==> flow/design.v (excerpt) <==
module reciprocal_float(
    input clk, rst,
    input start,
    input [31:0] x,
    output [31:0] out,
    output done, zero_flag
);
Settings: LEC_CHECK=0, CAP_MARGIN=20, CORE_ASPECT_RATIO=0.78, CORE_MARGIN=2, CORE_UTILIZATION=19, CTS_CLUSTER_DIAMETER=26, CTS_CLUSTER_SIZE=58, MAX_ROUTING_LAYER=met5, PLACE_DENSITY=0.65, SETUP_SLACK_MARGIN=3.11, SLEW_MARGIN=20, TNS_END_PERCENT=35; clock period 11.4 ns.
run.sh (not shown) runs the stock make flow with config.mk's settings and CLKGATE_MAP_FILE=.
Next try:
CORE_ASPECT_RATIO = unset   (was 0.78)
CORE_UTILIZATION = 44   (was 19)
CTS_CLUSTER_DIAMETER = unset   (was 26)
CTS_CLUSTER_SIZE = unset   (was 58)
MAX_ROUTING_LAYER = unset   (was met5)
PLACE_DENSITY = unset   (was 0.65)
SETUP_SLACK_MARGIN = unset   (was 3.11)
TNS_END_PERCENT = unset   (was 35)
clock period = 6.16 ns   (was 11.4 ns; I/O delays follow)
- sequential share of layout area goes up by 0.87 points
- sequential cell count stays the same
- final cell count drops by 20%
- worst setup slack is worse by 4.6 ns
- routed wire length goes down by 12%
- clock-buffer cell count rose by 1
- power grows by 79%

---

Starting RTL as in the previous note.
make LEC_CHECK=0 CAP_MARGIN=20 CORE_ASPECT_RATIO=0.79 CORE_MARGIN=2 CORE_UTILIZATION=19 CTS_CLUSTER_DIAMETER=22 CTS_CLUSTER_SIZE=10 MAX_ROUTING_LAYER=met5 PLACE_DENSITY=0.65 SETUP_SLACK_MARGIN=3.11 SLEW_MARGIN=20 TNS_END_PERCENT=35 finish   # period 11.4 ns
==> next run, changes <==
--- a/flow/config.mk
+++ b/flow/config.mk
@@ -9 +9 @@
-export CORE_ASPECT_RATIO = 0.79
+export CORE_ASPECT_RATIO = 0.73
@@ -11,3 +11 @@
-export CORE_UTILIZATION = 19
-export CTS_CLUSTER_DIAMETER = 22
-export CTS_CLUSTER_SIZE = 10
+export CORE_UTILIZATION = 61
@@ -16 +14 @@
-export SETUP_SLACK_MARGIN = 3.11
+export SETUP_SLACK_MARGIN = 0.13
==> flow/constraint.sdc (replaced) <==
create_clock -name core_clock -period 5.26 [get_ports {clk}]
set_input_delay 1.0520 -clock core_clock [delete_from_list [all_inputs] [get_ports {clk}]]
set_output_delay 1.0520 -clock core_clock [all_outputs]
set_load 0.01 [all_outputs]
Now the flow produced a layout that fails on negative setup slack.
Power grows by 130%.
Worst setup slack loses 5.2 ns.
Fmax rose by 18%.
Cell area climbs by 4.8%.
Via count rose by 4.7%.
Synthesized area stays the same.
Global-route usage rose by 21 points.
Sequential power rose by 120%.
Die area shrinks by 68%.
Clock power climbs by 130%.
Routed wire length fell by 5.9%.
==> next run, changes <==
--- a/flow/config.mk
+++ b/flow/config.mk
@@ -9 +8,0 @@
-export CORE_ASPECT_RATIO = 0.73
@@ -11,4 +10 @@
-export CORE_UTILIZATION = 61
-export MAX_ROUTING_LAYER = met5
-export PLACE_DENSITY = 0.65
-export SETUP_SLACK_MARGIN = 0.13
+export CORE_UTILIZATION = 40
@@ -16 +11,0 @@
-export TNS_END_PERCENT = 35
==> flow/constraint.sdc (replaced) <==
create_clock -name core_clock -period 6.48 [get_ports {clk}]
set_input_delay 1.2960 -clock core_clock [delete_from_list [all_inputs] [get_ports {clk}]]
set_output_delay 1.2960 -clock core_clock [all_outputs]
set_load 0.01 [all_outputs]
After rerunning: The changed run completed without violations; clock-buffer cell count rises by 2; setup slack improved by 0.68 ns; combinational power falls by about 36%; clock skew barely changes; cell area falls by about 8%; die area rises by 51%.

---

== north ==
reciprocal_float again, from the RTL that the note above started with.
clock: 4.64 ns
lec_check: 0
abc_area: 1
cap_margin: 20
core_aspect_ratio: 1.31
core_margin: 2
core_utilization: 72
cts_cluster_diameter: 400
cts_cluster_size: 98
setup_slack_margin: 0.53
slew_margin: 20
Layout checks on north: not met. Flow itself completed; violations: negative setup slack.
> inputs changed (north -> south)
Settings: CTS_CLUSTER_SIZE: 98 -> 10; CORE_ASPECT_RATIO: 1.31 -> unset; SETUP_SLACK_MARGIN: 0.53 -> 1.59; CTS_CLUSTER_DIAMETER: 400 -> unset; the clock period (ns, I/O delays scaled along): 4.64 -> 6.54.
--- outcome ---
south completed every stage of the flow, and the final layout passed the timing, DRC and antenna checks. | routed wire length on met3 | higher: north |. Hold-critical path depth: north vs south, no meaningful difference. In the flow results for north and south, the number of global-route vias before repair is smaller on south. Compared with north, south is the less power-hungry design.
The following lists how east was set up differently from south:
Settings: a change of CORE_UTILIZATION from 72 to 65; a deleted CTS_CLUSTER_SIZE that had been 10; a deleted ABC_AREA that had been 1; a deleted SETUP_SLACK_MARGIN that had been 1.59; a change of the clock period (ns, I/O delays scaled along) from 6.54 to 5.16.
[summary]
Apart from east, each of east and south ends the flow with a layout that passes the timing, DRC and antenna checks.
On global-route met3 utilization, the lower figure sits with east, not south.
Beginning of the critical path: DP.Cordic_core.DP.Iter_Count.count[2] -> south, DP.Cordic_core.DP.Iter_Count.count[0] -> east
Looking at die span in y, east sits 4.4 um above south.
Per the comparison of east with south, overall power rose about 17%, fraction of power spent switching nets fell 6.2 points, cell area after layout rose 840 um2, relative contribution of combinational cells to total power fell 6.6 points, overall chip area rose about 7.5%.
When east is measured against south, its routability congestion estimate from global placement turns out about 14% lower.
--- input diff east..west ---
Settings: CORE_UTILIZATION: 65 -> 40; the clock period (ns, I/O delays scaled along): 5.16 -> 3.62.
None of the runs west and east ends with a clean layout. Completing all stages was not enough for east: its layout failed the final checks because of negative setup slack. Clock group share of total power in west vs east: down 2.1 points. Compared east against west; sequential cell count within noise. Against east, west comes in 1.57 ns lower on worst setup slack after layout.
Edits applied to the flow inputs when going from west to middle:
Settings: a change of CORE_UTILIZATION from 40 to 72; an added ABC_AREA of 1; a change of the clock period (ns, I/O delays scaled along) from 3.62 to 6.54.
## What came out
In summary, middle completed successfully, with a layout that passed the timing, DRC and antenna checks.
Going from west to middle, power now sits lower, total routed wire length on the met1 layer now sits lower, clock skew after layout now sits at about the same level, utilization now sits higher.
No activity file was given, so power comes from the tool's default toggle rates.
